<file path="design/flow/run.sh">
#!/bin/bash
# the make line also repeats each setting of config.mk as NAME=value (left out here)
make -C /OpenROAD-flow-scripts/flow DESIGN_CONFIG=/design/flow/config.mk WORK_HOME=/design/flow/orfs CLKGATE_MAP_FILE= finish
</file>
<file path="design/flow/config.mk">
export PLATFORM = sky130hd
export DESIGN_NAME = alu
export DESIGN_NICKNAME = alu
export VERILOG_FILES = /design/flow/design.v
export SDC_FILE = /design/flow/constraint.sdc
export NUM_CORES = 4
export LEC_CHECK = 0
export ABC_AREA = 1
export CAP_MARGIN = 20
export CORE_ASPECT_RATIO = 1.19
export CORE_MARGIN = 2
export CORE_UTILIZATION = 72
export CTS_CLUSTER_DIAMETER = 372
export CTS_CLUSTER_SIZE = 99
export PLACE_DENSITY = 0.41
export SETUP_SLACK_MARGIN = -0.61
export SLEW_MARGIN = 20
export TNS_END_PERCENT = 10
</file>
<file path="design/flow/design.v">
module alu #(
    parameter INST_W = 4,
    parameter INT_W  = 6,
    parameter FRAC_W = 10,
    parameter DATA_W = INT_W + FRAC_W
)(
    input                      i_clk,
    input                      i_rst_n,
    input                      i_in_valid,
    output                     o_busy,
    input         [INST_W-1:0] i_inst,
    input  signed [DATA_W-1:0] i_data_a,
    input  signed [DATA_W-1:0] i_data_b,
    output                     o_out_valid,
    output        [DATA_W-1:0] o_data
);
localparam SADD = 4'd0;  
localparam SSUB = 4'd1;  
localparam SMUL = 4'd2;  
localparam SACC = 4'd3;  
localparam SOFT = 4'd4;  
localparam XOR = 4'd5;   
localparam ARSH = 4'd6;  
localparam LROT = 4'd7;  
localparam CLZ = 4'd8;   
localparam RM4 = 4'd9;   
localparam MEM_H = 16;   
integer i;
localparam RANGE1 = 6'b100000;
localparam RANGE2 = 6'b010000;
localparam RANGE3 = 6'b001000;
localparam RANGE4 = 6'b000100;
localparam RANGE5 = 6'b000010;
localparam RANGE6 = 6'b000001;
localparam WAIT = 1'b0;
localparam EXE = 1'b1;
reg signed [DATA_W-1:0] comb_result; 
reg [DATA_W-1:0] rot_result; 
reg [DATA_W-1:0] add_sub_result;
reg signed [DATA_W+3:0] acc_result20;
reg signed [DATA_W-1:0] acc_result;
reg signed [DATA_W:0] add_sub_result17;
reg [DATA_W-1:0] arsh_result;
reg [2*DATA_W-1:0] lrot_base;
reg [DATA_W-1:0] lrot_result;
reg [4:0] clz_result;
reg [12:0] rm4_result;
reg [7:0] clz8;
reg [3:0] clz4;
wire [5:0] soft_range;
reg signed [DATA_W-1:0] soft_result;
reg [DATA_W-1:0] o_data_buffer;
reg busy_buffer;
reg ovalid_buffer;
reg [INST_W-1:0] inst_buffer;
reg signed [DATA_W-1:0] data_a_buffer;
reg signed [DATA_W-1:0] data_b_buffer;
reg signed [DATA_W+3:0] acc_mem [MEM_H-1:0];     
reg cs, ns;
always @(posedge i_clk or negedge i_rst_n) begin
    if(!i_rst_n) begin
        for (i=0; i<16; i=i+1) begin
            acc_mem[i] <= 20'd0;
        end
    end
    else if (inst_buffer == SACC)begin
        acc_mem[data_a_buffer[3:0]] <= acc_result20;
    end
end
always @(posedge i_clk or negedge i_rst_n) begin
    if(!i_rst_n) begin
        cs <= WAIT;
    end
    else begin
        cs <= ns;
    end
end
always @(*) begin
    if (cs == WAIT) begin
        ns = (i_in_valid) ? EXE : WAIT;
    end
    else begin
        ns = WAIT;
    end
end
always @(posedge i_clk or negedge i_rst_n) begin
    if(!i_rst_n) begin
        busy_buffer <= 1'b0;
        ovalid_buffer <= 1'b0;
        inst_buffer <= 4'd0;
        o_data_buffer <= 16'd0;
        data_a_buffer <= 16'd0;
        data_b_buffer <= 16'd0;
    end
    else begin
        inst_buffer <= i_inst;
        o_data_buffer <= comb_result;
        data_a_buffer <= i_data_a;
        data_b_buffer <= i_data_b;
        if (cs == WAIT) begin
            busy_buffer <= (i_in_valid) ? 1'b1 : 1'b0;
            ovalid_buffer <= 1'b0;
        end
        else begin
            busy_buffer <= 1'b0;
            ovalid_buffer <= 1'b1;
        end
    end
end
assign o_data = o_data_buffer;
assign o_out_valid = ovalid_buffer;
assign o_busy = busy_buffer;
assign soft_range[5] = data_a_buffer >= 16'sh0800;                                      
assign soft_range[4] = (data_a_buffer >= 16'sh0000) && (data_a_buffer < 16'sh0800);     
assign soft_range[3] = (data_a_buffer >= 16'shfc00) && (data_a_buffer < 16'sh0000);     
assign soft_range[2] = (data_a_buffer >= 16'shf800) && (data_a_buffer < 16'shfc00);     
assign soft_range[1] = (data_a_buffer >= 16'shf400) && (data_a_buffer < 16'shf800);     
assign soft_range[0] = (data_a_buffer < 16'shf400);                                     
always @(*) begin
    comb_result = 16'd0;
    case(inst_buffer)
        SADD : begin
            comb_result = add_sub_result;
        end
        SSUB : begin
            comb_result = add_sub_result;
        end 
        SMUL : begin
            comb_result = S_mul(data_a_buffer, data_b_buffer);
        end
        SACC : begin
            comb_result = acc_result;
        end
        SOFT : begin
            comb_result = soft_result;
        end
        XOR : begin
            comb_result = data_a_buffer ^ data_b_buffer;
        end
        ARSH : begin
            comb_result = arsh_result;
        end
        LROT : begin
            comb_result = lrot_result;
        end
        CLZ : begin
            comb_result = (clz_result[4]) ? 16'h0010 : {12'b0, clz_result[3:0]};
        end
        RM4 : begin
            comb_result = {3'd0,rm4_result};
        end
    endcase
end
always @(*) begin
    acc_result20 = (acc_mem[data_a_buffer[3:0]] + data_b_buffer);
    if (acc_result20 > 20'sh07fff) begin
        acc_result = 16'h7fff;
    end
    else if (acc_result20 < 20'shf8000) begin
        acc_result = 16'h8000;
    end
    else begin
        acc_result = acc_result20[DATA_W-1:0];
    end
end
always @(*) begin
    add_sub_result17 = (inst_buffer[0]) ? (data_a_buffer - data_b_buffer) : (data_a_buffer + data_b_buffer);
    if (!add_sub_result17[DATA_W]) begin  
        add_sub_result = (add_sub_result17 > 17'sh07fff) ? 16'h7fff : add_sub_result17[DATA_W-1:0];  
    end
    else begin   
        add_sub_result = (add_sub_result17 < 17'sh18000) ? 16'h8000 : add_sub_result17[DATA_W-1:0];
    end
end
always @(*) begin
    soft_result = 16'd0;
    case (soft_range)
        RANGE1 : begin               
            soft_result = data_a_buffer;                                                                     
        end 
        RANGE2 : begin                           
            soft_result = dev3($signed({data_a_buffer, 1'b0}) + 18'sh00800);     
        end
        RANGE3 : begin
            soft_result = dev3($signed(({data_a_buffer[DATA_W-1], data_a_buffer})) + 18'sh00800);          
        end
        RANGE4 : begin
            soft_result = dev9($signed({data_a_buffer, 1'b0}) + 18'sh01400);     
        end
        RANGE5 : begin
            soft_result = dev9($signed({data_a_buffer[DATA_W-1], data_a_buffer}) + 18'sh00c00);          
        end
        RANGE6 : begin
            soft_result = 16'd0;                                                                     
        end
    endcase
end
always @(*) begin
    arsh_result = data_a_buffer >>> data_b_buffer[4:0];
end
always @(*) begin
    lrot_base = {2{data_a_buffer}};
    lrot_result = lrot_base[(5'd16-data_b_buffer[4:0])+:DATA_W];
end
always @(*) begin
    clz_result[4] = (~|data_a_buffer);
    clz_result[3] = (~|data_a_buffer[15:8]);
    clz8 = (clz_result[3]) ? data_a_buffer[7:0] : data_a_buffer[15:8];
    clz_result[2] = (~|clz8[7:4]);
    clz4 = (clz_result[2]) ? clz8[3:0] : clz8[7:4];
    clz_result[1] = (~|clz4[3:2]);
    clz_result[0] = (clz_result[1]) ? ~clz4[1] : ~clz4[3];
end
always @(*) begin
    for (i=0; i<13; i=i+1) begin
        rm4_result[i] = data_a_buffer[i+:4] == data_b_buffer[(15-i)-:4];
    end
end
function automatic [DATA_W-1:0] S_mul;
    input signed [DATA_W-1:0] data_a;
    input signed [DATA_W-1:0] data_b;
    reg signed [2*DATA_W-1:0] mul_result;
    begin
        mul_result = data_a * data_b;
        if (!mul_result[2*DATA_W-1]) begin
            if (mul_result > 32'sh01fffc00) begin
                S_mul = 16'h7fff;  
            end
            else begin
                S_mul = (mul_result[9]) ? mul_result[25:10] + 16'sd1 : mul_result[25:10];   
            end
        end
        else begin
            if (mul_result < 32'shfe000000) begin
                S_mul = 16'h8000;   
            end
            else begin
                S_mul = (mul_result[9]) ? mul_result[25:10] + 16'sd1 : mul_result[25:10];   
            end
        end
    end
endfunction
localparam EXT_BIT = 10;
function automatic [DATA_W-1:0] dev3;
    input signed [17:0] devident;        
    reg signed [EXT_BIT+17:0] ext_devident;
    reg signed [EXT_BIT+17:0] Q0;
    reg signed [EXT_BIT+17:0] Q1;
    reg signed [EXT_BIT+17:0] Q2;
    reg signed [EXT_BIT+17:0] Q3, Q3_plus1;
    begin
        ext_devident = {devident, 10'b0};            
        Q0 = ((ext_devident >> 2) + ext_devident) >> 2;
        Q1 = (Q0 + ext_devident) >> 1;
        Q2 = ((Q1 >> 6) + Q1);
        Q3 = ((Q2 >> 12) + Q2) >> 1;
        Q3_plus1 = Q3 + $signed({18'h00001,10'b0});   
        dev3 = (Q3[EXT_BIT-1]) ? Q3_plus1[EXT_BIT+15:EXT_BIT] : Q3[EXT_BIT+15:EXT_BIT];
    end
endfunction
function automatic [DATA_W-1:0] dev9;
    input signed [17:0] devident;
    reg signed [EXT_BIT+17:0] ext_devident;
    reg signed [EXT_BIT+17:0] Q0;
    reg signed [EXT_BIT+17:0] Q1;
    reg signed [EXT_BIT+17:0] Q2;
    reg signed [EXT_BIT+17:0] Q3, Q3_plus1;
    begin
        ext_devident = {devident, 10'b0};    
        Q0 = ((ext_devident >> 1) + ext_devident) >> 1;
        Q1 = (Q0 + ext_devident) >> 1;
        Q2 = ((Q1 >> 6) + Q1);
        Q3 = ((Q2 >> 12) + Q2) >> 3;
        Q3_plus1 = Q3 + $signed({18'h00001,10'b0});   
        dev9 = (Q3[EXT_BIT-1]) ? Q3_plus1[EXT_BIT+15:EXT_BIT] : Q3[EXT_BIT+15:EXT_BIT];
    end
endfunction
endmodule
</file>
<file path="design/flow/constraint.sdc">
create_clock -name core_clock -period 6.48 [get_ports {i_clk}]
set_input_delay 1.2960 -clock core_clock [delete_from_list [all_inputs] [get_ports {i_clk}]]
set_output_delay 1.2960 -clock core_clock [all_outputs]
set_load 0.01 [all_outputs]
</file>
==> results of run 1 <==
-- layer usage --
metal	GRT usage	GRT overflow
met2	0.890	0
met1	0.718	0
met4	0.692	3
met3	0.495	1
met5	0.160	1
-- through the flow --
step	hold WS (ns)	worst slack [ns]	std cells	instance area [um2]	TNS, ns
after floorplan	0.435	-0.995	5889	43000	-13.36
after global placement	0.383	-1.77	7621	52100	-24.13
after detailed placement	0.396	-2.07	7624	52200	-28.92
after CTS	0.472	-1.52	7671	53200	-23.31
-- timing repair --
action                                  CTS
endpoints found under the setup margin   16
resized                                 128
setup buffers                            39
pin swaps                                88
==> metrics.cfg, run 1 <==
[synth]
top_cells_by_count = nand2_1, inv_1, o21ai_0, ha_1, dfrtp_1
synth-seq-cells = 374
simple_gate_share = 0.226
top_area_frac = 0.219
netlist_area_um2 = 42800
top_area_cell = dfrtp_1
adder_share = 0.246
most_common_cell = nand2_1
ys_sh_mux = 0.000467
xor_area_frac = 0.0553
ys_area_um2 = 42800
syn_inst = 5889
logic_family = adder cells
yosys-stat-cells = 5889
ys_async_sr_fraction = 1.00
ys_types = 76
ys_seq_share = 0.219
aoi_share = 0.155
ys_warn_count = 2
fp_nets = 6607
netlist_top_cells_area = dfrtp_1, nand2_1, fa_1
edf_count = 0
syn_avg_cell_area_um2 = 7.27
ys.flop_type = dfrtp_1

[placement]
gp_congestion = 1.14
dp_hpwl_mm = 135
portBuffers = 56

[clock_tree]
post_cts_hold_buffer_count = 0
htree_levels = 1
cts_buffers = 7
cts.sinks = 374
clockBufferDepth = 3
cts_root_buf = clkbuf_16

[grt]
grt.overflow.total = 5
grtUsageTotal = 0.700

[floorplan]
pin_count = 57
die_area_um2 = 61500
row_count = 97
fp_util = 0.728
die_w_um = 228
core-area_um2 = 58900
die_y_um = 270

[run_status]
status = stopped before the end
error = [ERROR GRT-0116] Global routing finished with congestion. Check the congestion regions in the DRC Viewer.
haltStage = 5_1_grt

==> inputs of run 2 (changes only) <==
Settings changed: ABC_AREA 1 to default, CAP_MARGIN 20 to 5, CORE_ASPECT_RATIO 1.19 to default, CTS_CLUSTER_DIAMETER 372 to 335, CTS_CLUSTER_SIZE 99 to default, GPL_ROUTABILITY_DRIVEN from default to 1, GPL_TIMING_DRIVEN from default to 1, MAX_ROUTING_LAYER from default to met5, MIN_ROUTING_LAYER from default to met1, PLACE_DENSITY 0.41 to 0.66, SETUP_SLACK_MARGIN -0.61 to default, TNS_END_PERCENT 10 to default.
Clock period 6.48 ns to 9.3 ns, I/O delays scaled along.
==> metrics.cfg, run 2 <==
[routing]
m1WireLength_mm = 53.2
routed_wl_mm = 162
top_layer = met5
drtPass1Iterations = 10
drtIter0Drc = 6714
drc_errors = 0
via_per_inst = 7.21
wl_per_cell_um = 27.4
met2WireLength_mm = 67.7
ant_nets = 0
vias = 42600
met3_length_mm = 25.8

[synth]
ys_sh_mux = 0.0203
netlist_top_cells_area = dfrtp_1, fa_1, ha_1
aoi_share = 0.201
synth-seq-cells = 374
ys_warn_count = 2
adder_share = 0.256
top_area_frac = 0.227
simple_gate_share = 0.153
ys_seq_share = 0.227
edf_count = 0
syn_inst = 4846
ys_types = 100
netlist_area_um2 = 41200
ys_area_um2 = 41200
top_area_cell = dfrtp_1
ys.flop_type = dfrtp_1
fp_nets = 5564
top_cells_by_count = nand2_1, o21ai_0, inv_1, ha_1, dfrtp_1
most_common_cell = nand2_1
xor_area_frac = 0.0791
yosys-stat-cells = 4846
syn_avg_cell_area_um2 = 8.49
logic_family = adder cells
ys_async_sr_fraction = 1.00

[flow_run]
tool_warnings = 58
max_cap_viol_count = 0

[hold_path]
min-delay-start = busy_buffer
hold_depth = 0
min_to = ovalid_buffer
holdCritPathClass = register to register

[grt]
grt_start_max_net_pins = 121
grt_pass1_vias = 42100
grtUsageTotal = 0.510
grt_pass1_wl_mm = 234
antenna_found_initial = 6
grt.overflow.total = 0

[worst_setup_path]
crit_slowest_cell = a2111oi_0
path_buffers = 5
r2r_end = o_data_buffer[6]
crit_family = AND-OR/OR-AND gates
critical_path.startpoint = data_a_buffer[1]
reg2reg_from = data_a_buffer[1]
crit_end = o_data_buffer[6]
critical_path_required_ns = 9.74
rrSetupSlack_ns = -1.09
r2r_cells = 48
crit_type = register to register
path_max_fanout = 7
crit_arrival_ns = 10.82
worst-path-stages = 48
critPathLaunchType = register
slowest_delay_ns = 0.78
cp-end-kind = register

[timing]
slew_viol_final = 0
max_slew_margin = 0.284
hold_violations = 0
fmax_mhz = 96.3
setup-violations-final = 14
clock_skew_ns = 0.0506
worst_slew_pin_slew_ns = 1.07
fin_crit_ns = 10.39
rsz0062_at_grt = true
setup_ws_ns = -1.09
finalClockPeriodUsage = 1.12

[layout]
nets = 5851
flop_area_um2 = 9370
logic_area_um2 = 30700
fill_cells = 3044
fin_cells = 5914
syn_to_final_growth_pct = 15.8

[clock_tree]
cts.sinks = 374
clockBufferDepth = 3
cts_root_buf = clkbuf_16
post_cts_hold_buffer_count = 0
cts_tree = built
worstSkewPairLatency_ns = 0.57
cts_buffers = 36
htree_levels = 2
clk_pin_slew_ns = 0.07

[floorplan]
pin_count = 57
row_count = 87
die_area_um2 = 59100
fp_util = 0.728
die_y_um = 243
core-area_um2 = 56500
die_w_um = 243

[placement]
portBuffers = 56
dp_hpwl_mm = 110
numPlacedInstances = 5763
gp_congestion = 1.07

[run_status]
so_faults = negative setup slack
status = failed layout checks

[run 2: final cells by class]
| type | instances | share of cell area |
|---|---|---|
| Timing Repair Buffer | 470 | 0.0776 |
| Antenna cell | 3 | 0.000158 |
| Multi-Input combinational cell | 3791 | 0.645 |
| Clock buffer | 45 | 0.0205 |
| Sequential cell | 374 | 0.197 |
| Inverter | 460 | 0.0364 |
| Tap cell | 756 | 0.0199 |
| Clock inverter | 15 | 0.00373 |
[run 2: per-layer routing]
metal  vias up  GRT usage
met4         8      0.323
met1     19900      0.630
li1      17300          -
met5         -          0
met2      3967      0.763
met3      1449      0.181
[run 2: what timing repair did]
| action | 4_1_cts | 5_1_grt |
|---|---|---|
| pin swaps | 40 | 162 |
| setup buffers | 41 | 47 |
| gates cloned | 0 | 0 |
| resized | 56 | 243 |
| endpoints found under the setup margin | 16 | 16 |
[run 2: metrics by stage]
step	setup WS (ns)	hold slack, ns	instance area (um2)	TNS (ns)	util
floorplan	0.0566	0.435	41200	0	-
global placement	-0.0264	0.383	44400	-0.0264	0.786
detailed placement	-0.460	0.392	44400	-3.87	0.786
CTS	-0.0333	0.406	46100	-0.0333	0.816
global route	-1.09	0.432	47600	-11.73	0.843
finish	-1.09	0.430	47600	-10.64	0.843
==> inputs of run 3 (changes only) <==
Settings changed: CAP_MARGIN 5 to 20, CTS_CLUSTER_DIAMETER 335 to default, CTS_CLUSTER_SIZE from default to 37, GPL_ROUTABILITY_DRIVEN 1 to default, GPL_TIMING_DRIVEN 1 to default, HOLD_SLACK_MARGIN from default to -0.09, MAX_ROUTING_LAYER met5 to default, MIN_ROUTING_LAYER met1 to default, PLACE_DENSITY 0.66 to 0.67, SETUP_SLACK_MARGIN from default to 2.74, TNS_END_PERCENT from default to 5.
Clock period 9.3 ns to 9.23 ns, I/O delays scaled along.
==> metrics.cfg, run 3 <==
[hold_path]
min-delay-start = busy_buffer
holdCritPathClass = register to register
hold_depth = 0
min_to = ovalid_buffer

[synth]
xor_area_frac = 0.0791
synth-seq-cells = 374
ys_sh_mux = 0.0203
ys_seq_share = 0.227
logic_family = adder cells
aoi_share = 0.201
netlist_area_um2 = 41200
ys.flop_type = dfrtp_1
ys_area_um2 = 41200
edf_count = 0
top_area_frac = 0.227
top_area_cell = dfrtp_1
yosys-stat-cells = 4846
syn_inst = 4846
most_common_cell = nand2_1
fp_nets = 5564
ys_warn_count = 2
syn_avg_cell_area_um2 = 8.49
ys_async_sr_fraction = 1.00
ys_types = 100
top_cells_by_count = nand2_1, o21ai_0, inv_1, ha_1, dfrtp_1
netlist_top_cells_area = dfrtp_1, fa_1, ha_1
simple_gate_share = 0.153
adder_share = 0.256

[routing]
vias = 41700
top_layer = met5
wl_per_cell_um = 26.7
via_per_inst = 7.06
m1WireLength_mm = 53.9
met3_length_mm = 22.9
diodes = 0
routed_wl_mm = 158
drtIter0Drc = 5946
met2WireLength_mm = 66.6
ant_nets = 0
drtPass1Iterations = 7
drc_errors = 0

[worst_setup_path]
crit_arrival_ns = 9.87
critical_path_required_ns = 9.64
cp-end-kind = register
crit_family = AND-OR/OR-AND gates
path_max_fanout = 5
r2r_cells = 41
worst-path-stages = 41
slowest_delay_ns = 0.71
crit_slowest_cell = o31ai_1
critPathLaunchType = register
reg2reg_from = data_a_buffer[1]
crit_end = o_data_buffer[6]
rrSetupSlack_ns = -0.23
r2r_end = o_data_buffer[6]
crit_type = register to register
critical_path.startpoint = data_a_buffer[1]
path_buffers = 4

[placement]
portBuffers = 56
gp_congestion = 1.09
dp_hpwl_mm = 109

[timing]
fmax_mhz = 106
rsz0062_at_grt = true
hold_slack_ns = 0.420
hold_violations = 0
fin_crit_ns = 9.46
slew_viol_final = 0
worst_slew_pin_slew_ns = 1.18
clock_skew_ns = 0.0328
max_slew_margin = 0.209
setup-violations-final = 10
setup_ws_ns = -0.230
finalClockPeriodUsage = 1.02

[floorplan]
fp_util = 0.728
die_y_um = 243
die_w_um = 243
core-area_um2 = 56500
row_count = 87
pin_count = 57
die_area_um2 = 59100

[grt]
grt.overflow.total = 0
grt_pass1_vias = 41500
grt_pass1_wl_mm = 234
grtUsageTotal = 0.512
grt_start_max_net_pins = 172
antenna_found_initial = 2

[clock_tree]
cts_root_buf = clkbuf_16
cts_buffers = 35
cts_tree = built
htree_levels = 2
worstSkewPairLatency_ns = 0.56
clk_pin_slew_ns = 0.07
cts.sinks = 374
clockBufferDepth = 3

[layout]
final_core_util = 0.845
nets = 5846
syn_to_final_growth_pct = 16.0

[run_status]
status = failed layout checks
so_faults = negative setup slack

[flow_run]
tool_warnings = 61
max_cap_viol_count = 0

## run 3: area by class of cell
type,count,area [um2]
Sequential cell,374,9370
Multi-Input combinational cell,3791,30800
Inverter,460,1730
Tap cell,756,946
Fill cell,3059,8740
Clock buffer,50,993
Clock inverter,10,125
Timing Repair Buffer,466,3750
## run 3: metrics by stage
step / setup slack [ns] / TNS (ns) / instances / area (um2)
6_report: -0.230 / -0.928 / 5907 / 47800
5_1_grt: -0.678 / -6.45 / 5907 / 47800
4_1_cts: 0.434 / 0 / 5862 / 46600
3_5_place_dp: -0.222 / -1.11 / 5728 / 44300
3_3_place_gp: 0.133 / 0 / 5728 / 44300
2_1_floorplan: 0.238 / 0 / 4846 / 41400
## run 3: layer usage
metal  GRT usage  vias up
met5           0        -
met4       0.343        4
met3       0.147     1168
met2       0.777     3586
met1       0.638    19600
li1            -    17300
## run 3: repair_timing
item,in CTS,in global routing
endpoints found under the hold margin,0,0
hold buffers,0,0
buffers inserted,74,45
pin swaps,117,139
endpoints found under the setup margin,16,201
resized,117,163
==> inputs of run 4 (changes only) <==
Settings changed: CTS_CLUSTER_SIZE 37 to default, HOLD_SLACK_MARGIN -0.09 to default, SETUP_SLACK_MARGIN 2.74 to default, TNS_END_PERCENT 5 to default.
Clock period 9.23 ns to 9.48 ns, I/O delays scaled along.
==> metrics.cfg, run 4 <==
[routing]
wl_per_cell_um = 26.9
met3_length_mm = 24.0
drtPass1Iterations = 13
top_layer = met5
m1WireLength_mm = 52.0
met2WireLength_mm = 65.4
via_per_inst = 7.12
vias = 41500
ant_nets = 0
drc_errors = 0
routed_wl_mm = 157
drtIter0Drc = 6140

[flow_run]
max_cap_viol_count = 0
tool_warnings = 58

[timing]
finalClockPeriodUsage = 1.10
clock_skew_ns = 0.0317
fmax_mhz = 95.5
fin_crit_ns = 10.47
hold_violations = 0
worst_slew_pin_slew_ns = 1.22
setup-violations-final = 13
rsz0062_at_grt = true
hold_slack_ns = 0.446
max_slew_margin = 0.181
finalSetupTns_ns = -7.73
slew_viol_final = 0
setup_ws_ns = -0.992

[floorplan]
pin_count = 57
die_y_um = 243
die_w_um = 243
die_area_um2 = 59100
core-area_um2 = 56500
row_count = 87
fp_util = 0.728

[run_status]
so_faults = negative setup slack
status = failed layout checks

[synth]
most_common_cell = nand2_1
simple_gate_share = 0.153
top_area_cell = dfrtp_1
fp_nets = 5564
ys_async_sr_fraction = 1.00
netlist_area_um2 = 41200
syn_avg_cell_area_um2 = 8.49
ys_seq_share = 0.227
ys_sh_mux = 0.0203
ys_warn_count = 2
top_area_frac = 0.227
synth-seq-cells = 374
ys_types = 100
netlist_top_cells_area = dfrtp_1, fa_1, ha_1
aoi_share = 0.201
ys_area_um2 = 41200
yosys-stat-cells = 4846
adder_share = 0.256
xor_area_frac = 0.0791
logic_family = adder cells
syn_inst = 4846
ys.flop_type = dfrtp_1
top_cells_by_count = nand2_1, o21ai_0, inv_1, ha_1, dfrtp_1
edf_count = 0

[worst_setup_path]
crit_type = register to register
r2r_cells = 38
cp-end-kind = register
critPathLaunchType = register
r2r_end = o_data_buffer[10]
crit_end = o_data_buffer[10]
reg2reg_from = data_a_buffer[11]
critical_path.startpoint = data_a_buffer[11]
worst-path-stages = 38
rrSetupSlack_ns = -0.99
crit_slowest_cell = xnor2_1
path_max_fanout = 7
crit_arrival_ns = 10.88
critical_path_required_ns = 9.89
slowest_delay_ns = 0.96
path_buffers = 4
crit_family = AND-OR/OR-AND gates

[placement]
gp_congestion = 1.05
portBuffers = 56
dp_hpwl_mm = 109

[clock_tree]
htree_levels = 2
cts_tree = built
clk_pin_slew_ns = 0.07
post_cts_hold_buffer_count = 0
clockBufferDepth = 3
cts_buffers = 35
cts_root_buf = clkbuf_16
worstSkewPairLatency_ns = 0.58
cts.sinks = 374

[grt]
grt_pass1_vias = 40300
grt_start_max_net_pins = 178
grtUsageTotal = 0.500
antenna_found_initial = 5
grt.overflow.total = 0
grt_pass1_wl_mm = 227

[layout]
syn_to_final_growth_pct = 13.4
nets = 5764
fill_cells = 3198

[hold_path]
min_to = ovalid_buffer
hold_depth = 0
min-delay-start = busy_buffer
holdCritPathClass = register to register

## run 4: timing repair
item / CTS / global route
setup endpoints to repair: 15 / 16
resized: 35 / 212
setup buffers: 12 / 54
pin swaps: 19 / 138
## run 4: through the flow
| step | setup WS (ns) | util | instances | cell area (um2) |
|---|---|---|---|---|
| global route | -1.13 | 0.826 | 5826 | 46700 |
| global placement | -0.0570 | 0.777 | 5699 | 43900 |
| floorplan | 0.000345 | - | 4846 | 41200 |
| detailed placement | -0.448 | 0.777 | 5699 | 43900 |
| CTS | 0.0128 | 0.800 | 5772 | 45200 |
| finish | -0.992 | 0.826 | 5831 | 46700 |
## run 4: layer usage
| layer | GRT usage | vias to the layer above |
|---|---|---|
| met1 | 0.603 | 19400 |
| met2 | 0.753 | 3646 |
| met3 | 0.170 | 1219 |
| met5 | 0 | - |
| li1 | - | 17200 |
| met4 | 0.348 | 6 |
## run 4: cell type report
class	instances	area, um2	area share
timing repair buffer	384	3130	0.0670
tap	756	946	0.0203
sequential	374	9370	0.201
antenna	5	12.5	0.000268
clock buffer	47	971	0.0208
multi-input combinational	3791	30400	0.651
clock inverter	14	148	0.00316
inverter	460	1730	0.0371
==> inputs of run 5 (changes only) <==
Settings changed: CORE_UTILIZATION 72 to 68, CTS_CLUSTER_SIZE from default to 97, PLACE_DENSITY 0.67 to default.
Clock period 9.48 ns to 7.77 ns, I/O delays scaled along.
==> metrics.cfg, run 5 <==
[synth]
edf_count = 0
ys_types = 100
yosys-stat-cells = 4846
fp_nets = 5564
top_area_frac = 0.227
ys_async_sr_fraction = 1.00
netlist_area_um2 = 41200
ys.flop_type = dfrtp_1
most_common_cell = nand2_1
logic_family = adder cells
syn_avg_cell_area_um2 = 8.49
ys_warn_count = 2
ys_sh_mux = 0.0203
simple_gate_share = 0.153
synth-seq-cells = 374
top_cells_by_count = nand2_1, o21ai_0, inv_1, ha_1, dfrtp_1
aoi_share = 0.201
ys_seq_share = 0.227
ys_area_um2 = 41200
syn_inst = 4846
adder_share = 0.256
top_area_cell = dfrtp_1
xor_area_frac = 0.0791
netlist_top_cells_area = dfrtp_1, fa_1, ha_1

[clock_tree]
clockBufferDepth = 3
cts_root_buf = clkbuf_16
post_cts_hold_buffer_count = 0
htree_levels = 2
cts.sinks = 374
cts_buffers = 36

[floorplan]
pin_count = 57
die_y_um = 250
core-area_um2 = 60100
die_w_um = 250
row_count = 90
fp_util = 0.684
die_area_um2 = 62500

[grt]
grtUsageTotal = 0.686
grt.overflow.total = 90

[run_status]
error = [ERROR GRT-0232] Routing congestion too high. Check the congestion heatmap in the GUI.
status = stopped before the end
haltStage = 5_1_grt

[placement]
post-place-ws_ns = -2.24
portBuffers = 56
gp_congestion = 1.06
dp_hpwl_mm = 117

run 5: per-stage QoR:
| stage | cell area [um2] | util | instances |
|---|---|---|---|
| global placement | 49300 | 0.819 | 6392 |
| CTS | 51900 | 0.863 | 6543 |
| floorplan | 41500 | - | 4846 |
| detailed placement | 49300 | 0.819 | 6392 |
run 5: layer usage:
layer / GRT overflow / global-route usage
met2: 45 / 0.889
met1: 1 / 0.723
met5: 0 / 0.263
met4: 39 / 0.627
met3: 5 / 0.457
run 5: timing repair:
action | in CTS
setup endpoints to repair | 16
buffers inserted | 99
gates resized | 173
gates cloned | 0
pin swaps | 180
==> inputs of run 6 (changes only) <==
Settings changed: CORE_UTILIZATION 68 to 72, CTS_CLUSTER_DIAMETER from default to 374, CTS_CLUSTER_SIZE 97 to 98, SETUP_SLACK_MARGIN from default to -0.49.
Clock period 7.77 ns to 6.45 ns, I/O delays scaled along.
==> metrics.cfg, run 6 <==
[floorplan]
pin_count = 57
die_area_um2 = 59100
die_w_um = 243
die_y_um = 243
core-area_um2 = 56500
fp_util = 0.728
row_count = 87

[synth]
logic_family = adder cells
netlist_area_um2 = 41200
aoi_share = 0.201
yosys-stat-cells = 4846
syn_inst = 4846
ys_seq_share = 0.227
synth-seq-cells = 374
most_common_cell = nand2_1
ys_warn_count = 2
fp_nets = 5564
ys_sh_mux = 0.0203
edf_count = 0
ys.flop_type = dfrtp_1
top_area_frac = 0.227
top_area_cell = dfrtp_1
ys_types = 100
ys_area_um2 = 41200
xor_area_frac = 0.0791
netlist_top_cells_area = dfrtp_1, fa_1, ha_1
simple_gate_share = 0.153
syn_avg_cell_area_um2 = 8.49
top_cells_by_count = nand2_1, o21ai_0, inv_1, ha_1, dfrtp_1
adder_share = 0.256
ys_async_sr_fraction = 1.00

[placement]
dp_hpwl_mm = 123
portBuffers = 56
numPlacedInstances = 6466
gp_congestion = 1.17

[clock_tree]
post_cts_hold_buffer_count = 0
cts.sinks = 374
cts_buffers = 7
clockBufferDepth = 3
cts_root_buf = clkbuf_16
htree_levels = 1

[grt]
grt.overflow.total = 67
grtUsageTotal = 0.770

[run_status]
status = stopped before the end
error = [ERROR GRT-0232] Routing congestion too high. Check the congestion heatmap in the GUI.
haltStage = 5_1_grt

[run 6: what timing repair did]
action                                 4_1_cts
setup endpoints to repair                   16
pin swaps                                  114
buffers inserted                            73
endpoints found under the hold margin        0
resized                                    158
[run 6: stage by stage]
stage,setup WS [ns],cell area (um2),hold slack (ns)
detailed placement,-3.01,50000,0.394
CTS,-2.52,51500,0.453
global placement,-2.60,50000,0.384
floorplan,-2.54,41500,0.435
[run 6: routing by layer]
metal	overflow	GRT usage
met3	2	0.612
met4	27	0.743
met5	2	0.315
met1	1	0.778
met2	35	0.938
==> inputs of run 7 (changes only) <==
Settings changed: CELL_PAD_IN_SITES_GLOBAL_PLACEMENT from default to 1, CORE_ASPECT_RATIO from default to 1.97, CORE_UTILIZATION 72 to 62, CTS_CLUSTER_DIAMETER 374 to 256, CTS_CLUSTER_SIZE 98 to default, GPL_ROUTABILITY_DRIVEN from default to 1, MAX_ROUTING_LAYER from default to met4, MIN_ROUTING_LAYER from default to met1, PLACE_DENSITY_LB_ADDON from default to 0.17, SETUP_SLACK_MARGIN -0.49 to default, SLEW_MARGIN 20 to 10, TNS_END_PERCENT from default to 50.
Clock period 6.45 ns to 16.8 ns, I/O delays scaled along.
==> metrics.cfg, run 7 <==
[run_status]
status = timing/DRC/antenna clean

[timing]
finalClockPeriodUsage = 0.691
fmax_mhz = 86.1
worst_slew_pin_slew_ns = 1.27
max_slew_margin = 0.147
clock_skew_ns = 0.0552
hold_violations = 0
hold_slack_ns = 0.416
fin_crit_ns = 11.62
setup_ws_ns = 5.18
rsz0062_at_grt = false
finalSetupTns_ns = 0
slew_viol_final = 0
setup-violations-final = 0

[synth]
syn_inst = 4846
ys.flop_type = dfrtp_1
synth-seq-cells = 374
ys_async_sr_fraction = 1.00
syn_avg_cell_area_um2 = 8.49
yosys-stat-cells = 4846
adder_share = 0.256
ys_seq_share = 0.227
ys_sh_mux = 0.0203
fp_nets = 5564
logic_family = adder cells
xor_area_frac = 0.0791
ys_types = 100
ys_area_um2 = 41200
netlist_top_cells_area = dfrtp_1, fa_1, ha_1
simple_gate_share = 0.153
aoi_share = 0.201
top_cells_by_count = nand2_1, o21ai_0, inv_1, ha_1, dfrtp_1
ys_warn_count = 2
top_area_frac = 0.227
top_area_cell = dfrtp_1
netlist_area_um2 = 41200
most_common_cell = nand2_1
edf_count = 0

[routing]
ant_nets = 0
drtPass1Iterations = 9
wl_per_cell_um = 27.5
vias = 37800
via_per_inst = 6.59
drtIter0Drc = 3122
drc_errors = 0
routed_wl_mm = 158

[clock_tree]
clk_pin_slew_ns = 0.07
cts_buffers = 36
post-cts-setup-buffers = 0
cts.sinks = 374
cts_root_buf = clkbuf_16
post_cts_hold_buffer_count = 0
clockBufferDepth = 3
cts_resized = 0
htree_levels = 2
worstSkewPairLatency_ns = 0.59
cts_tree = built

[hold_path]
holdCritPathClass = register to register
hold_depth = 0
min_to = ovalid_buffer
min-delay-start = busy_buffer

[layout]
nets = 5554
finalInstanceArea_um2 = 44100
syn_to_final_growth_pct = 7.09
final_core_util = 0.670
fin_cells = 5739

[worst_setup_path]
path_max_fanout = 16
crit_arrival_ns = 12.01
r2r_end = o_data_buffer[8]
critical_path.startpoint = data_a_buffer[1]
worst-path-stages = 53
crit_end = o_data_buffer[8]
path_common_cell = nor2_1
critPathLaunchType = register
path_buffers = 3
crit_slowest_cell = dfrtp_1
critical_path_required_ns = 17.20
cp-end-kind = register
reg2reg_from = data_a_buffer[1]
rrSetupSlack_ns = 5.18
slowest_delay_ns = 0.72
r2r_cells = 53
crit_type = register to register
crit_family = AND-OR/OR-AND gates

[placement]
post-place-ws_ns = 5.47
gp_congestion = 1.09
portBuffers = 56
placed_area_um2 = 42800
dp_hpwl_mm = 117
numPlacedInstances = 5662

[floorplan]
row_count = 132
pin_count = 57
die_w_um = 188
die_y_um = 366
die_area_um2 = 68600
core-area_um2 = 65700
fp_util = 0.626

[flow_run]
tool_warnings = 59
max_cap_viol_count = 0

[grt]
grt_pass1_wl_mm = 237
grtUsageTotal = 0.483
grt_pass1_vias = 39800
grt_start_max_net_pins = 176
antenna_found_initial = 9
grt.overflow.total = 0

## run 7: per-layer routing
| metal | global-route usage | wire length, um | vias up |
|---|---|---|---|
| li1 | - | - | 16800 |
| met1 | 0.425 | 47200 | 18100 |
| met2 | 0.801 | 76200 | 1905 |
| met3 | 0.126 | 12900 | 1083 |
| met4 | 0.525 | 21700 | 0 |
| met5 | - | 0 | - |
## run 7: final cells by class
cell class / instances / area, um2
Clock inverter: 20 / 198
Inverter: 460 / 1730
Timing Repair Buffer: 173 / 1460
Antenna cell: 11 / 27.5
Clock buffer: 39 / 932
Sequential cell: 374 / 9360
Fill cell: 5593 / 21700
Multi-Input combinational cell: 3791 / 29300
Tap cell: 871 / 1090
==> inputs of run 8 (changes only) <==
Settings changed: CELL_PAD_IN_SITES_GLOBAL_PLACEMENT 1 to default, CORE_ASPECT_RATIO 1.97 to default, CORE_UTILIZATION 62 to 58, CTS_CLUSTER_DIAMETER 256 to default, GPL_ROUTABILITY_DRIVEN 1 to default, MAX_ROUTING_LAYER met4 to default, MIN_ROUTING_LAYER met1 to default, PLACE_DENSITY_LB_ADDON 0.17 to default, SLEW_MARGIN 10 to 20, TNS_END_PERCENT 50 to default.
Clock period 16.8 ns to 5.84 ns, I/O delays scaled along.
==> metrics.cfg, run 8 <==
[run_status]
status = failed layout checks
so_faults = negative setup slack

[floorplan]
die_area_um2 = 73100
row_count = 97
core-area_um2 = 70100
die_y_um = 270
die_w_um = 270
fp_util = 0.587
pin_count = 57

[worst_setup_path]
crit_family = AND-OR/OR-AND gates
crit_slowest_cell = a222oi_1
crit_arrival_ns = 10.09
path_max_fanout = 5
rrSetupSlack_ns = -3.82
path_buffers = 5
reg2reg_from = data_a_buffer[2]
worst-path-stages = 47
r2r_end = o_data_buffer[9]
cp-end-kind = register
critical_path_required_ns = 6.27
r2r_cells = 47
crit_end = o_data_buffer[9]
crit_type = register to register
critical_path.startpoint = data_a_buffer[2]
path_common_cell = a21oi_2
critPathLaunchType = register
slowest_delay_ns = 0.66

[synth]
edf_count = 0
ys_sh_mux = 0.0203
netlist_top_cells_area = dfrtp_1, fa_1, ha_1
fp_nets = 5564
ys_seq_share = 0.227
top_area_cell = dfrtp_1
top_cells_by_count = nand2_1, o21ai_0, inv_1, ha_1, dfrtp_1
ys_warn_count = 2
most_common_cell = nand2_1
aoi_share = 0.201
ys_types = 100
syn_avg_cell_area_um2 = 8.49
adder_share = 0.256
simple_gate_share = 0.153
syn_inst = 4846
netlist_area_um2 = 41200
ys_async_sr_fraction = 1.00
ys.flop_type = dfrtp_1
synth-seq-cells = 374
logic_family = adder cells
ys_area_um2 = 41200
yosys-stat-cells = 4846
xor_area_frac = 0.0791
top_area_frac = 0.227

[flow_run]
max_cap_viol_count = 0
tool_warnings = 59

[placement]
portBuffers = 56
numPlacedInstances = 6759
placed_area_um2 = 51100
dp_hpwl_mm = 117
gp_congestion = 1.04
post-place-ws_ns = -3.95

[grt]
grt_start_max_net_pins = 133
grt_pass1_vias = 42400
antenna_found_initial = 6
grt_pass1_wl_mm = 237
grt.overflow.total = 0
grtUsageTotal = 0.416

[timing]
worst_slew_pin_slew_ns = 0.959
setup-violations-final = 16
hold_violations = 0
finalSetupTns_ns = -54.29
slew_viol_final = 0
setup_ws_ns = -3.82
max_slew_margin = 0.359
rsz0062_at_grt = true
finalClockPeriodUsage = 1.65
clock_skew_ns = 0.0301
fmax_mhz = 104
fin_crit_ns = 9.66

[layout]
nets = 6697
syn_to_final_growth_pct = 33.9
fin_cells = 6946
fill_cells = 4919
finalInstanceArea_um2 = 55100

[clock_tree]
htree_levels = 2
cts.sinks = 374
cts_tree = built
cts_root_buf = clkbuf_16
worstSkewPairLatency_ns = 0.57
clockBufferDepth = 3
cts_buffers = 37
clk_pin_slew_ns = 0.07
post_cts_hold_buffer_count = 0

[hold_path]
hold_depth = 0
min_to = ovalid_buffer
holdCritPathClass = register to register
min-delay-start = busy_buffer

[routing]
vias = 41900
drtPass1Iterations = 8
via_per_inst = 6.03
ant_nets = 0
drc_errors = 0
wl_per_cell_um = 22.4
routed_wl_mm = 155
drtIter0Drc = 4055

-- run 8: through the flow --
stage                      util  hold slack [ns]
after floorplan               -            0.435
after global placement    0.729            0.385
after detailed placement  0.729            0.394
after CTS                 0.770            0.410
after global routing      0.786            0.431
final                     0.786            0.405
-- run 8: timing repair --
| action | CTS | global route |
|---|---|---|
| pin swaps | 153 | 148 |
| setup endpoints to repair | 16 | 128 |
| buffers inserted | 117 | 32 |
| resized | 185 | 166 |
| gates cloned | 0 | 0 |
-- run 8: layout make-up --
type / count / area (um2) / share of cell area
Clock buffer: 52 / 1080 / 0.0196
Inverter: 460 / 1730 / 0.0315
Multi-Input combinational cell: 3791 / 31200 / 0.566
Tap cell: 940 / 1180 / 0.0213
Timing Repair Buffer: 1315 / 10300 / 0.188
Sequential cell: 374 / 9370 / 0.170
Antenna cell: 1 / 2.50 / 0.0000454
Clock inverter: 13 / 225 / 0.00409
-- run 8: layer usage --
metal / vias up / wire length, um / global-route usage
li1: 19100 / - / -
met1: 20200 / 60400 / 0.539
met2: 2012 / 69600 / 0.661
met3: 558 / 15700 / 0.0935
met4: 10 / 9460 / 0.195
met5: - / 67 / 0
==> inputs of run 9 (changes only) <==
Settings changed: CORE_UTILIZATION 58 to 57.
Clock period 5.84 ns to 10.2 ns, I/O delays scaled along.
==> metrics.cfg, run 9 <==
[placement]
placed_area_um2 = 43300
gp_congestion = 1.01
portBuffers = 56
dp_hpwl_mm = 106

[synth]
edf_count = 0
ys_types = 100
netlist_area_um2 = 41200
ys_warn_count = 2
syn_avg_cell_area_um2 = 8.49
fp_nets = 5564
top_cells_by_count = nand2_1, o21ai_0, inv_1, ha_1, dfrtp_1
ys_async_sr_fraction = 1.00
logic_family = adder cells
xor_area_frac = 0.0791
simple_gate_share = 0.153
aoi_share = 0.201
ys.flop_type = dfrtp_1
ys_sh_mux = 0.0203
ys_seq_share = 0.227
syn_inst = 4846
top_area_cell = dfrtp_1
most_common_cell = nand2_1
ys_area_um2 = 41200
adder_share = 0.256
synth-seq-cells = 374
netlist_top_cells_area = dfrtp_1, fa_1, ha_1
yosys-stat-cells = 4846
top_area_frac = 0.227

[hold_path]
hold_depth = 0
holdCritPathClass = register to register
min_to = ovalid_buffer
min-delay-start = busy_buffer

[worst_setup_path]
crit_arrival_ns = 10.30
reg2reg_from = data_a_buffer[8]
crit_type = register to register
r2r_cells = 29
crit_family = adder cells
cp-end-kind = register
slowest_delay_ns = 0.75
critical_path.startpoint = data_a_buffer[8]
path_max_fanout = 24
worst-path-stages = 29
rrSetupSlack_ns = 0.28
critPathLaunchType = register
crit_end = o_data_buffer[2]
path_common_cell = fa_1
critical_path_required_ns = 10.57
crit_slowest_cell = dfrtp_1
r2r_end = o_data_buffer[2]
path_buffers = 6

[grt]
grt_pass1_wl_mm = 212
grtUsageTotal = 0.373
grt.overflow.total = 0
antenna_found_initial = 2
grt_start_max_net_pins = 128
grt_pass1_vias = 35100

[clock_tree]
htree_levels = 2
worstSkewPairLatency_ns = 0.55
post_cts_hold_buffer_count = 0
cts.sinks = 374
cts_tree = built
clockBufferDepth = 3
cts_buffers = 36
cts_root_buf = clkbuf_16
clk_pin_slew_ns = 0.06

[floorplan]
pin_count = 57
row_count = 98
die_area_um2 = 74400
die_y_um = 273
core-area_um2 = 71500
fp_util = 0.576
die_w_um = 273

[timing]
hold_violations = 0
slew_viol_final = 0
worst_slew_pin_slew_ns = 1.11
finalClockPeriodUsage = 0.973
max_slew_margin = 0.257
clock_skew_ns = 0.0275
fmax_mhz = 101
fin_crit_ns = 9.92
setup-violations-final = 0

[run_status]
status = timing/DRC/antenna clean

[flow_run]
tool_warnings = 59
max_cap_viol_count = 0

[routing]
ant_nets = 0
met2WireLength_mm = 61.4
vias = 36700
drtIter0Drc = 3521
drtPass1Iterations = 8
top_layer = met4
routed_wl_mm = 140
met3_length_mm = 13.0
drc_errors = 0
m1WireLength_mm = 58.7
via_per_inst = 6.24
wl_per_cell_um = 23.9

[layout]
syn_to_final_growth_pct = 9.60
nets = 5617
finalInstanceArea_um2 = 45100
final_core_util = 0.631

==> run 9: per-stage QoR <==
step	TNS, ns	std cells	worst slack, ns	hold WS, ns
floorplan	0	4846	0.364	0.435
global placement	0	5794	0.196	0.392
detailed placement	-0.0376	5794	-0.0376	0.406
CTS	0	5860	0.0530	0.422
global route	-0.412	5877	-0.103	0.429
finish	0	5878	0.280	0.415
==> run 9: timing repair <==
action                     4_1_cts  5_1_grt
setup buffers                    0       17
gates resized                    4       97
setup endpoints to repair        5       16
pin swaps                        0       26
==> run 9: cell type report <==
class,instances,area (um2)
antenna,1,2.50
clock buffer,56,1050
clock inverter,10,111
fill,6324,26400
inverter,460,1730
multi-input combinational,3791,29700
sequential,374,9360
tap,950,1190
timing repair buffer,236,1930
==> run 9: routing by layer <==
layer / vias up / GRT usage
li1: 16900 / -
met1: 17700 / 0.520
met2: 1661 / 0.574
met3: 329 / 0.0642
met4: 0 / 0.156
met5: - / 0
==> inputs of run 10 (changes only) <==
Settings changed: CAP_MARGIN 20 to 15, CELL_PAD_IN_SITES_GLOBAL_PLACEMENT from default to 2, CORE_ASPECT_RATIO from default to 0.54, CORE_UTILIZATION 57 to 40, CTS_CLUSTER_SIZE from default to 48, GPL_TIMING_DRIVEN from default to 0, SETUP_SLACK_MARGIN from default to 1.19, TNS_END_PERCENT from default to 80.
Clock period 10.2 ns to 6.05 ns, I/O delays scaled along.
==> metrics.cfg, run 10 <==
[run_status]
status = failed layout checks
so_faults = negative setup slack

[synth]
ys_area_um2 = 41200
ys_types = 100
top_area_frac = 0.227
top_area_cell = dfrtp_1
adder_share = 0.256
ys.flop_type = dfrtp_1
xor_area_frac = 0.0791
syn_avg_cell_area_um2 = 8.49
ys_seq_share = 0.227
most_common_cell = nand2_1
edf_count = 0
netlist_area_um2 = 41200
netlist_top_cells_area = dfrtp_1, fa_1, ha_1
ys_sh_mux = 0.0203
aoi_share = 0.201
syn_inst = 4846
ys_async_sr_fraction = 1.00
synth-seq-cells = 374
fp_nets = 5564
yosys-stat-cells = 4846
top_cells_by_count = nand2_1, o21ai_0, inv_1, ha_1, dfrtp_1
ys_warn_count = 2
simple_gate_share = 0.153
logic_family = adder cells

[worst_setup_path]
crit_slowest_cell = dfrtp_4
crit_family = AND-OR/OR-AND gates
crit_type = register to register
crit_end = o_data_buffer[8]
cp-end-kind = register
path_buffers = 5
path_max_fanout = 5
r2r_cells = 55
r2r_end = o_data_buffer[8]
critPathLaunchType = register
critical_path_required_ns = 6.52
slowest_delay_ns = 0.55
rrSetupSlack_ns = -3.71
worst-path-stages = 55
path_common_cell = nor2b_1
critical_path.startpoint = data_a_buffer[1]
reg2reg_from = data_a_buffer[1]
crit_arrival_ns = 10.23

[routing]
drc_errors = 0
ant_nets = 0
wl_per_cell_um = 29.9
via_per_inst = 6.02
drtPass1Iterations = 6
drtIter0Drc = 5277
routed_wl_mm = 199
vias = 40000

[layout]
fill_cells = 9875
fin_cells = 6634
logic_area_um2 = 32300
flop_area_um2 = 9430
syn_to_final_growth_pct = 24.5
nets = 5953
finalInstanceArea_um2 = 51200

[grt]
use_met2 = 0.392
grt_use_met3 = 0.178
antenna_found_initial = 12
grt_pass1_wl_mm = 279
grt_pass1_vias = 36900
grtUsageMet1 = 0.638
grt.busiest_layer = met1
grt.overflow.total = 0
grt_start_max_net_pins = 95
grtUsageTotal = 0.374

[timing]
clock_skew_ns = 0.0741
worst_slew_pin_slew_ns = 1.18
hold_slack_ns = 0.437
finalClockPeriodUsage = 1.61
fmax_mhz = 102
finalSetupTns_ns = -56.22
slew_viol_final = 0
fin_crit_ns = 9.76
setup_ws_ns = -3.71
rsz0062_at_grt = true
hold_violations = 0
setup-violations-final = 16
max_slew_margin = 0.208

[clock_tree]
cts_buffers = 40
clockBufferDepth = 3
worstSkewPairLatency_ns = 0.63
cts.sinks = 374
clk_pin_slew_ns = 0.06
htree_levels = 2
cts_root_buf = clkbuf_16
cts_tree = built

[hold_path]
holdCritPathClass = register to register
hold_depth = 0
min-delay-start = busy_buffer
min_to = ovalid_buffer

[placement]
placed_area_um2 = 44000
dp_hpwl_mm = 156
portBuffers = 56
numPlacedInstances = 6276
gp_congestion = 1.03

[floorplan]
die_y_um = 240
die_area_um2 = 106000
core-area_um2 = 102000
pin_count = 57
fp_util = 0.403
row_count = 86
die_w_um = 440

[flow_run]
tool_warnings = 56
max_cap_viol_count = 0

## run 10: what timing repair did
action	CTS	global route
endpoints found under the hold margin	0	0
setup buffers	231	50
gates resized	667	219
cloned	0	0
pin swaps	227	170
hold buffers	0	0
setup endpoints to repair	336	286
## run 10: cell type report
cell class	count	area share
buffer	221	0.0289
clock buffer	58	0.0228
timing repair buffer	347	0.0613
clock inverter	14	0.00364
multi-input combinational	3791	0.631
tap	1364	0.0333
inverter	460	0.0346
antenna	5	0.000244
sequential	374	0.184
## run 10: metal layers
| metal | part of all wire | vias to the layer above |
|---|---|---|
| met5 | 0.00094 | - |
| met4 | 0.011 | 4 |
| met3 | 0.16 | 146 |
| met2 | 0.31 | 2114 |
| met1 | 0.52 | 20100 |
| li1 | - | 17600 |
## run 10: metrics by stage
step	setup WS [ns]	util
after global routing	-4.14	0.502
after CTS	-3.62	0.489
after floorplan	-2.94	-
after detailed placement	-6.45	0.431
final	-3.71	0.502
after global placement	-15.75	0.429
==> inputs of run 11 (changes only) <==
Settings changed: CAP_MARGIN 15 to 20, CELL_PAD_IN_SITES_GLOBAL_PLACEMENT 2 to default, CORE_ASPECT_RATIO 0.54 to default, CORE_UTILIZATION 40 to 66, CTS_CLUSTER_DIAMETER from default to 55, CTS_CLUSTER_SIZE 48 to 39, GPL_TIMING_DRIVEN 0 to default, HOLD_SLACK_MARGIN from default to 0.25, SETUP_SLACK_MARGIN 1.19 to 0.79, TNS_END_PERCENT 80 to default.
Clock period 6.05 ns to 3.09 ns, I/O delays scaled along.
==> metrics.cfg, run 11 <==
[clock_tree]
cts_buffers = 24
htree_levels = 1
cts_root_buf = clkbuf_16
cts.sinks = 374
clockBufferDepth = 3

[synth]
top_area_cell = dfrtp_1
ys.flop_type = dfrtp_1
top_area_frac = 0.227
fp_nets = 5564
syn_inst = 4846
synth-seq-cells = 374
yosys-stat-cells = 4846
ys_seq_share = 0.227
netlist_top_cells_area = dfrtp_1, fa_1, ha_1
syn_avg_cell_area_um2 = 8.49
xor_area_frac = 0.0791
ys_sh_mux = 0.0203
edf_count = 0
aoi_share = 0.201
most_common_cell = nand2_1
logic_family = adder cells
ys_warn_count = 2
ys_async_sr_fraction = 1.00
ys_types = 100
simple_gate_share = 0.153
top_cells_by_count = nand2_1, o21ai_0, inv_1, ha_1, dfrtp_1
netlist_area_um2 = 41200
adder_share = 0.256
ys_area_um2 = 41200

[run_status]
status = stopped before the end
haltStage = 5_1_grt

[floorplan]
pin_count = 57
die_area_um2 = 64400
die_y_um = 254
die_w_um = 254
row_count = 91
fp_util = 0.667
core-area_um2 = 61700

[placement]
placed_area_um2 = 52400
gp_congestion = 1.08
portBuffers = 56
dp_hpwl_mm = 128

[run 11: repair_timing]
item                                    CTS
endpoints found under the hold margin    67
endpoints found under the setup margin  338
resized                                 248
cloned                                    2
pin swaps                               125
buffers inserted                         52
hold buffers                              1
[run 11: through the flow]
step                setup WS, ns  instances  utilization  setup TNS (ns)
floorplan                  -5.90       4846            -         -485.01
CTS                        -5.86       6926        0.887         -473.38
detailed placement         -6.46       6827        0.849         -623.20
global placement           -6.18       6827        0.849         -592.69
==> inputs of run 12 (changes only) <==
Settings changed: ABC_AREA from default to 1, CAP_MARGIN 20 to 40, CORE_ASPECT_RATIO from default to 1.15, CORE_UTILIZATION 66 to 69, CTS_CLUSTER_DIAMETER 55 to 372, CTS_CLUSTER_SIZE 39 to 99, HOLD_SLACK_MARGIN 0.25 to default, PLACE_DENSITY from default to 0.41, SETUP_SLACK_MARGIN 0.79 to default, TNS_END_PERCENT from default to 10.
Clock period 3.09 ns to 5.43 ns, I/O delays scaled along.
==> metrics.cfg, run 12 <==
[run_status]
status = stopped before the end
haltStage = 5_1_grt
error = [ERROR GRT-0232] Routing congestion too high. Check the congestion heatmap in the GUI.

[floorplan]
die_y_um = 271
pin_count = 57
die_w_um = 236
core-area_um2 = 61200
die_area_um2 = 64100
row_count = 97
fp_util = 0.700

[synth]
ys_sh_mux = 0.000467
ys_types = 76
edf_count = 0
syn_inst = 5889
xor_area_frac = 0.0553
aoi_share = 0.155
fp_nets = 6607
top_cells_by_count = nand2_1, inv_1, o21ai_0, ha_1, dfrtp_1
yosys-stat-cells = 5889
syn_avg_cell_area_um2 = 7.27
top_area_cell = dfrtp_1
logic_family = adder cells
simple_gate_share = 0.226
ys_area_um2 = 42800
top_area_frac = 0.219
ys_seq_share = 0.219
netlist_area_um2 = 42800
ys_warn_count = 2
synth-seq-cells = 374
ys.flop_type = dfrtp_1
netlist_top_cells_area = dfrtp_1, nand2_1, fa_1
adder_share = 0.246
ys_async_sr_fraction = 1.00
most_common_cell = nand2_1

[placement]
placed_area_um2 = 53400
portBuffers = 56
gp_congestion = 1.13
post-place-ws_ns = -2.90
dp_hpwl_mm = 137

[clock_tree]
clockBufferDepth = 3
post_cts_hold_buffer_count = 0
cts.sinks = 374
cts_root_buf = clkbuf_16
cts_buffers = 7
htree_levels = 1

[grt]
grt.overflow.total = 363
grtUsageTotal = 0.844

-- run 12: repair_timing --
item                                    CTS
setup buffers                            47
pin swaps                                97
gates resized                           190
endpoints found under the setup margin   64
-- run 12: metrics by stage --
step | instances
after detailed placement | 7786
after global placement | 7780
after floorplan | 5889
after CTS | 7842
-- run 12: routing by layer --
metal  overflow  track usage
met3         11        0.730
met4        117        0.873
met1         15        0.826
met2        216        0.982
met5          4        0.414
==> inputs of run 13 (changes only) <==
Settings changed: CAP_MARGIN 40 to 5, CORE_ASPECT_RATIO 1.15 to default, CORE_UTILIZATION 69 to 71, CTS_CLUSTER_DIAMETER 372 to 335, CTS_CLUSTER_SIZE 99 to 44, GPL_ROUTABILITY_DRIVEN from default to 1, GPL_TIMING_DRIVEN from default to 1, MAX_ROUTING_LAYER from default to met5, MIN_ROUTING_LAYER from default to met1, PLACE_DENSITY 0.41 to 0.4, SETUP_SLACK_MARGIN from default to 2.1, TNS_END_PERCENT 10 to default.
Clock period 5.43 ns to 7.22 ns, I/O delays scaled along.
==> metrics.cfg, run 13 <==
[run_status]
status = stopped before the end
haltStage = 5_1_grt
error = [ERROR GRT-0232] Routing congestion too high. Check the congestion heatmap in the GUI.

[clock_tree]
clockBufferDepth = 3
cts_buffers = 12
post_cts_hold_buffer_count = 0
cts_root_buf = clkbuf_16
cts.sinks = 374
htree_levels = 1

[floorplan]
die_y_um = 250
die_w_um = 250
die_area_um2 = 62300
core-area_um2 = 60000
pin_count = 57
fp_util = 0.714
row_count = 90

[placement]
dp_hpwl_mm = 124
numPlacedInstances = 7476
gp_congestion = 1.17
portBuffers = 56
placed_area_um2 = 51500
post-place-ws_ns = -0.947

[synth]
top_area_cell = dfrtp_1
most_common_cell = nand2_1
ys_warn_count = 2
ys_types = 76
logic_family = adder cells
top_area_frac = 0.219
simple_gate_share = 0.226
ys_seq_share = 0.219
synth-seq-cells = 374
yosys-stat-cells = 5889
adder_share = 0.246
netlist_area_um2 = 42800
netlist_top_cells_area = dfrtp_1, nand2_1, fa_1
syn_avg_cell_area_um2 = 7.27
top_cells_by_count = nand2_1, inv_1, o21ai_0, ha_1, dfrtp_1
fp_nets = 6607
ys_sh_mux = 0.000467
ys_async_sr_fraction = 1.00
aoi_share = 0.155
syn_inst = 5889
xor_area_frac = 0.0553
ys_area_um2 = 42800
ys.flop_type = dfrtp_1
edf_count = 0

[grt]
grt.overflow.total = 1663
grtUsageTotal = 0.926

run 13: per-layer routing:
metal,track usage,GRT overflow
met1,0.883,33
met5,0.542,14
met4,1.00,488
met3,0.810,46
met2,1.07,1082
run 13: what timing repair did:
action                                  4_1_cts
endpoints found under the setup margin      225
pin swaps                                   194
setup buffers                                92
cloned                                        2
gates resized                               373
==> inputs of run 14 (changes only) <==
Settings changed: CAP_MARGIN 5 to 20, CORE_ASPECT_RATIO from default to 0.5, CORE_UTILIZATION 71 to 69, CTS_CLUSTER_DIAMETER 335 to 372, CTS_CLUSTER_SIZE 44 to 99, GPL_ROUTABILITY_DRIVEN 1 to default, GPL_TIMING_DRIVEN 1 to default, MAX_ROUTING_LAYER met5 to default, MIN_ROUTING_LAYER met1 to default, PLACE_DENSITY 0.4 to 0.41, SETUP_SLACK_MARGIN 2.1 to 1.59, TNS_END_PERCENT from default to 10.
Clock period 7.22 ns to 6.48 ns, I/O delays scaled along.
==> metrics.cfg, run 14 <==
[run_status]
haltStage = 5_1_grt
error = [ERROR GRT-0232] Routing congestion too high. Check the congestion heatmap in the GUI.
status = stopped before the end

[synth]
top_cells_by_count = nand2_1, inv_1, o21ai_0, ha_1, dfrtp_1
top_area_frac = 0.219
ys_warn_count = 2
aoi_share = 0.155
ys.flop_type = dfrtp_1
top_area_cell = dfrtp_1
most_common_cell = nand2_1
logic_family = adder cells
ys_seq_share = 0.219
syn_avg_cell_area_um2 = 7.27
netlist_area_um2 = 42800
simple_gate_share = 0.226
ys_sh_mux = 0.000467
synth-seq-cells = 374
ys_types = 76
syn_inst = 5889
ys_async_sr_fraction = 1.00
fp_nets = 6607
xor_area_frac = 0.0553
netlist_top_cells_area = dfrtp_1, nand2_1, fa_1
yosys-stat-cells = 5889
adder_share = 0.246
edf_count = 0
ys_area_um2 = 42800

[floorplan]
die_w_um = 356
core-area_um2 = 61300
pin_count = 57
fp_util = 0.699
die_area_um2 = 64200
row_count = 64
die_y_um = 180

[placement]
post-place-ws_ns = -1.87
gp_congestion = 1.17
placed_area_um2 = 52300
portBuffers = 56
dp_hpwl_mm = 129

[clock_tree]
cts_root_buf = clkbuf_16
clockBufferDepth = 3
cts.sinks = 374
post_cts_hold_buffer_count = 0
cts_buffers = 7
htree_levels = 1

[grt]
grtUsageTotal = 0.925
grt.overflow.total = 1579

run 14: what timing repair did:
action                     in CTS
resized                       425
pin swaps                     200
setup endpoints to repair     224
buffers inserted               83
cloned                          2
run 14: routing by layer:
layer	GRT overflow	global-route usage
met1	84	0.893
met5	12	0.658
met2	913	1.04
met4	471	0.949
met3	99	0.842
run 14: through the flow:
stage	TNS, ns	std cells
floorplan	-12.02	5889
global placement	-19.27	7661
CTS	-17.88	7758
detailed placement	-26.91	7665
